==> trial 54 <==
==> flow/design.v (excerpt) <==
module cordic (
    input wire clk,
    input wire rst,
    input wire                        valid_i,
    input wire signed [16:0]    x_i,
    input wire signed [16:0]    y_i,
    output wire                        valid_o,
    output wire signed [16:0]    x_o,
    output wire signed [16:0]    y_o
    );
    function [16:0] tanangle;
        input [3:0] i;
        begin
            case (i)
                4'b0000: tanangle = 17'd25735;     
                4'b0001: tanangle = 17'd15192;     
                4'b0010: tanangle = 17'd8027;      
                4'b0011: tanangle = 17'd4075;      
                4'b0100: tanangle = 17'd2045;      
                4'b0101: tanangle = 17'd1024;      
                4'b0110: tanangle = 17'd512;       
                4'b0111: tanangle = 17'd256;       
                4'b1000: tanangle = 17'd128;       
                4'b1001: tanangle = 17'd64;        
                4'b1010: tanangle = 17'd32;        
                4'b1011: tanangle = 17'd16;        
                4'b1100: tanangle = 17'd8;         
                4'b1101: tanangle = 17'd4;         
                4'b1110: tanangle = 17'd2;         
                4'b1111: tanangle = 17'd1;         
            endcase
        end
    endfunction
    wire signed [16:0] x [16-1:0];
    wire signed [16:0] y [16-1:0];
    assign x[0]    = x_i < 0  ? -x_i 
                                : x_i;
    assign y[0]    = y_i < 0  ? -y_i
                                : y_i;
    assign x_o     = x[16-1];
    assign y_o     = y[16-1];
    reg [16-2:0] valid_pipe;
    always @ (posedge clk)
        if (rst)
            valid_pipe <= 0;
        else
            valid_pipe <= {valid_pipe[16-3:0], valid_i};
    assign valid_o = valid_pipe[16-2];
    genvar i;
    generate
    for(i = 0;i<16-1;i = i+1)
    begin
  ...
export LEC_CHECK = 0
export ABC_AREA = 1
export CAP_MARGIN = 5
export CORE_MARGIN = 2
export CORE_UTILIZATION = 72
export CTS_CLUSTER_DIAMETER = 231
export HOLD_SLACK_MARGIN = -0.09
export SETUP_SLACK_MARGIN = 0.13
export SLEW_MARGIN = 40
create_clock -name core_clock -period 1.43 [get_ports {clk}]
run.sh (not shown) runs the stock make flow with config.mk's settings and CLKGATE_MAP_FILE=.
==> inputs of trial 20, as changes to trial 54 <==
Settings changed: ABC_AREA 1 to not set, CAP_MARGIN 5 to 20, CORE_UTILIZATION 72 to 12, CTS_CLUSTER_DIAMETER 231 to not set, HOLD_SLACK_MARGIN -0.09 to not set, SETUP_SLACK_MARGIN 0.13 to not set, SLEW_MARGIN 40 to 20.
==> flow/constraint.sdc (replaced) <==
create_clock -name core_clock -period 5.85 [get_ports {clk}]
set_input_delay 1.1700 -clock core_clock [delete_from_list [all_inputs] [get_ports {clk}]]
set_output_delay 1.1700 -clock core_clock [all_outputs]
set_load 0.01 [all_outputs]
==> results <==
Result of the run: trial 54 aborted with a tool error; trial 20 timing/DRC/antenna clean
Stage where the flow stopped: trial 54 3_5_place_dp; trial 20 -
Share of synthesized cell area in and, or, nand and nor gates: trial 54 21.92%; trial 20 21.50%
Floorplan Nets: trial 54 7172; trial 20 5919
Post-synthesis cell area: trial 54 43710 um^2; trial 20 41620 um^2
Mean Syn Cell Area: trial 54 6.680 um^2; trial 20 7.867 um^2
GP Congestion: trial 54 1.043; trial 20 0.8386
Die outline width: trial 54 250.4 um; trial 20 592.9 um
Number of placement rows: trial 54 90; trial 20 216
Yosys aoi share: trial 54 22.16%; trial 20 18.02%
Chip Height: trial 54 250.4 um; trial 20 592.9 um
Fraction of synthesized area in multiplexers: trial 54 0%; trial 20 0.9048%
Fraction of the yosys area taken by sequential cells: trial 54 24.00%; trial 20 25.20%
Yosys Chip Area: trial 54 43710 um^2; trial 20 41620 um^2
Placeable core region: trial 54 60250 um^2; trial 20 345700 um^2
Synth Instances: trial 54 6544; trial 20 5291
Area fraction of the dominant cell type after synthesis: trial 54 24.00%; trial 20 25.20%
Arithmetic-cell share of the synthesized area counting full adders, half adders and majority gates: trial 54 17.45%; trial 20 18.40%
Initial Utilization: trial 54 72.56%; trial 20 12.04%
Unique cell types: trial 54 55; trial 20 73
Die area: trial 54 62700 um^2; trial 20 351600 um^2
Number of standard cells reported by yosys: trial 54 6544; trial 20 5291
Most used standard cell by instance count after synthesis: trial 54 sky130_fd_sc_hd__nand2_1; trial 20 sky130_fd_sc_hd__nor2_1

========
==> inputs of try-indigo <==
==> flow/design.v <==
`timescale 1ns/1ns
 `timescale 1ns/1ns
module signed_shifter (input wire [4-1:0] i,
                       input wire signed [16:0] D,
                       output reg signed [16:0] Q);
always @ *
begin
Q = D >>> i;  
end
endmodule
 `timescale 1ns/1ns
module rotator (
    input wire clk,
    input wire rst,
    input wire signed  [16:0]    x_i,
    input wire signed  [16:0]    y_i,
    output wire signed [16:0]    x_o,
    output wire signed [16:0]    y_o
    );
    parameter integer iteration             = 0;  
    parameter signed [16:0] tangle = 0;  
    reg signed [16:0] x_1;
    reg signed [16:0] y_1;
    wire signed [16:0] x_i_shifted;
    wire signed [16:0] y_i_shifted;
    signed_shifter x_shifter(iteration,x_i,x_i_shifted);
    signed_shifter y_shifter(iteration,y_i,y_i_shifted);
    always @ (posedge clk)
        if (rst) begin
            x_1 <= 0;
            y_1 <= 0;
            end else begin
            if (y_i > 0) begin   
                x_1 <= x_i + y_i_shifted;  
                y_1 <= y_i - x_i_shifted;  
                end else begin
                x_1 <= x_i - y_i_shifted;  
                y_1 <= y_i + x_i_shifted;  
            end
        end
        assign x_o = x_1;
        assign y_o = y_1;
endmodule
 `timescale 1ns/1ns
module cordic (
    input wire clk,
    input wire rst,
    input wire                        valid_i,
    input wire signed [16:0]    x_i,
    input wire signed [16:0]    y_i,
    output wire                        valid_o,
    output wire signed [16:0]    x_o,
    output wire signed [16:0]    y_o
    );
    function [16:0] tanangle;
        input [3:0] i;
        begin
            case (i)
                4'b0000: tanangle = 17'd25735;     
                4'b0001: tanangle = 17'd15192;     
                4'b0010: tanangle = 17'd8027;      
                4'b0011: tanangle = 17'd4075;      
                4'b0100: tanangle = 17'd2045;      
                4'b0101: tanangle = 17'd1024;      
                4'b0110: tanangle = 17'd512;       
                4'b0111: tanangle = 17'd256;       
                4'b1000: tanangle = 17'd128;       
                4'b1001: tanangle = 17'd64;        
                4'b1010: tanangle = 17'd32;        
                4'b1011: tanangle = 17'd16;        
                4'b1100: tanangle = 17'd8;         
                4'b1101: tanangle = 17'd4;         
                4'b1110: tanangle = 17'd2;         
                4'b1111: tanangle = 17'd1;         
            endcase
        end
    endfunction
    wire signed [16:0] x [16-1:0];
    wire signed [16:0] y [16-1:0];
    assign x[0]    = x_i < 0  ? -x_i 
                                : x_i;
    assign y[0]    = y_i < 0  ? -y_i
                                : y_i;
    assign x_o     = x[16-1];
    assign y_o     = y[16-1];
    reg [16-2:0] valid_pipe;
    always @ (posedge clk)
        if (rst)
            valid_pipe <= 0;
        else
            valid_pipe <= {valid_pipe[16-3:0], valid_i};
    assign valid_o = valid_pipe[16-2];
    genvar i;
    generate
    for(i = 0;i<16-1;i = i+1)
    begin
        rotator #(.iteration(i), .tangle(tanangle(i))) U (clk,rst,x[i],y[i],x[i+1],y[i+1]);
    end
    endgenerate
endmodule
==> flow/run.sh <==
#!/bin/bash
# the make line also repeats each setting of config.mk as NAME=value (left out here)
make -C /OpenROAD-flow-scripts/flow DESIGN_CONFIG=/design/flow/config.mk WORK_HOME=/design/flow/orfs CLKGATE_MAP_FILE= finish
==> flow/config.mk <==
export PLATFORM = sky130hd
export DESIGN_NAME = cordic
export DESIGN_NICKNAME = cordic
export VERILOG_FILES = /design/flow/design.v
export SDC_FILE = /design/flow/constraint.sdc
export NUM_CORES = 4
export LEC_CHECK = 0
export CAP_MARGIN = 40
export CELL_PAD_IN_SITES_GLOBAL_PLACEMENT = 2
export CORE_ASPECT_RATIO = 0.59
export CORE_MARGIN = 8
export CORE_UTILIZATION = 17
export CTS_CLUSTER_DIAMETER = 46
export GPL_ROUTABILITY_DRIVEN = 0
export GPL_TIMING_DRIVEN = 1
export MAX_ROUTING_LAYER = met5
export MIN_ROUTING_LAYER = met2
export SETUP_SLACK_MARGIN = 0.31
export SLEW_MARGIN = 35
export TNS_END_PERCENT = 15
==> flow/constraint.sdc <==
create_clock -name core_clock -period 3.09 [get_ports {clk}]
set_input_delay 0.6180 -clock core_clock [delete_from_list [all_inputs] [get_ports {clk}]]
set_output_delay 0.6180 -clock core_clock [all_outputs]
set_load 0.01 [all_outputs]
==> try-pepper: changes against try-indigo <==
- CELL_PAD_IN_SITES_GLOBAL_PLACEMENT: 2 -> 0
- CORE_ASPECT_RATIO: 0.59 -> unset
- CORE_MARGIN: 8 -> 2
- CORE_UTILIZATION: 17 -> 66
- GPL_ROUTABILITY_DRIVEN: 0 -> unset
- HOLD_SLACK_MARGIN: unset -> 0.06
- MAX_ROUTING_LAYER: met5 -> met4
- MIN_ROUTING_LAYER: met2 -> met1
- PLACE_DENSITY_LB_ADDON: unset -> 0.28
- SETUP_SLACK_MARGIN: 0.31 -> 0.47
- SLEW_MARGIN: 35 -> 20
- TNS_END_PERCENT: 15 -> 35
==> flow/constraint.sdc (replaced) <==
create_clock -name core_clock -period 4.56 [get_ports {clk}]
set_input_delay 0.9120 -clock core_clock [delete_from_list [all_inputs] [get_ports {clk}]]
set_output_delay 0.9120 -clock core_clock [all_outputs]
set_load 0.01 [all_outputs]
==> try-umber: changes against try-indigo <==
- CAP_MARGIN: 40 -> 20
- CELL_PAD_IN_SITES_GLOBAL_PLACEMENT: 2 -> unset
- CORE_ASPECT_RATIO: 0.59 -> unset
- CORE_MARGIN: 8 -> 2
- CORE_UTILIZATION: 17 -> 64
- CTS_CLUSTER_DIAMETER: 46 -> unset
- GPL_ROUTABILITY_DRIVEN: 0 -> unset
- GPL_TIMING_DRIVEN: 1 -> unset
- MAX_ROUTING_LAYER: met5 -> unset
- MIN_ROUTING_LAYER: met2 -> unset
- SETUP_SLACK_MARGIN: 0.31 -> unset
- SLEW_MARGIN: 35 -> 20
- TNS_END_PERCENT: 15 -> unset
==> flow/constraint.sdc (replaced) <==
create_clock -name core_clock -period 3.07 [get_ports {clk}]
set_input_delay 0.6140 -clock core_clock [delete_from_list [all_inputs] [get_ports {clk}]]
set_output_delay 0.6140 -clock core_clock [all_outputs]
set_load 0.01 [all_outputs]
==> try-xenon: changes against try-indigo <==
- ABC_AREA: unset -> 1
- CAP_MARGIN: 40 -> 30
- CELL_PAD_IN_SITES_DETAIL_PLACEMENT: unset -> 1
- CELL_PAD_IN_SITES_GLOBAL_PLACEMENT: 2 -> 3
- CORE_ASPECT_RATIO: 0.59 -> 1.6
- CORE_UTILIZATION: 17 -> 40
- CTS_CLUSTER_DIAMETER: 46 -> unset
- CTS_CLUSTER_SIZE: unset -> 35
- GPL_ROUTABILITY_DRIVEN: 0 -> unset
- GPL_TIMING_DRIVEN: 1 -> unset
- HOLD_SLACK_MARGIN: unset -> 0.07
- SETUP_SLACK_MARGIN: 0.31 -> 0.85
- SLEW_MARGIN: 35 -> 20
- TNS_END_PERCENT: 15 -> 60
==> flow/constraint.sdc (replaced) <==
create_clock -name core_clock -period 4.52 [get_ports {clk}]
set_input_delay 0.9040 -clock core_clock [delete_from_list [all_inputs] [get_ports {clk}]]
set_output_delay 0.9040 -clock core_clock [all_outputs]
set_load 0.01 [all_outputs]
==> results <==
- Worst hold slack, lowest first: try-indigo, try-xenon, try-pepper.
- Count of clock-buffer cells in the layout: try-xenon < try-pepper < try-indigo.
- Final cell count, highest first: try-indigo, try-xenon, try-pepper.
- try-umber did not get past global routing (5_1_grt). try-pepper completed, yet does not pass: setup timing. try-indigo finished but failed the layout checks on setup timing. try-xenon ran to the end with no violations.
- Of try-xenon and try-pepper, try-pepper has the higher clock skew (gap 0.011 ns).
- Of try-umber and try-xenon, try-xenon has the higher synthesized area (gap 4.8%, measured against try-xenon).
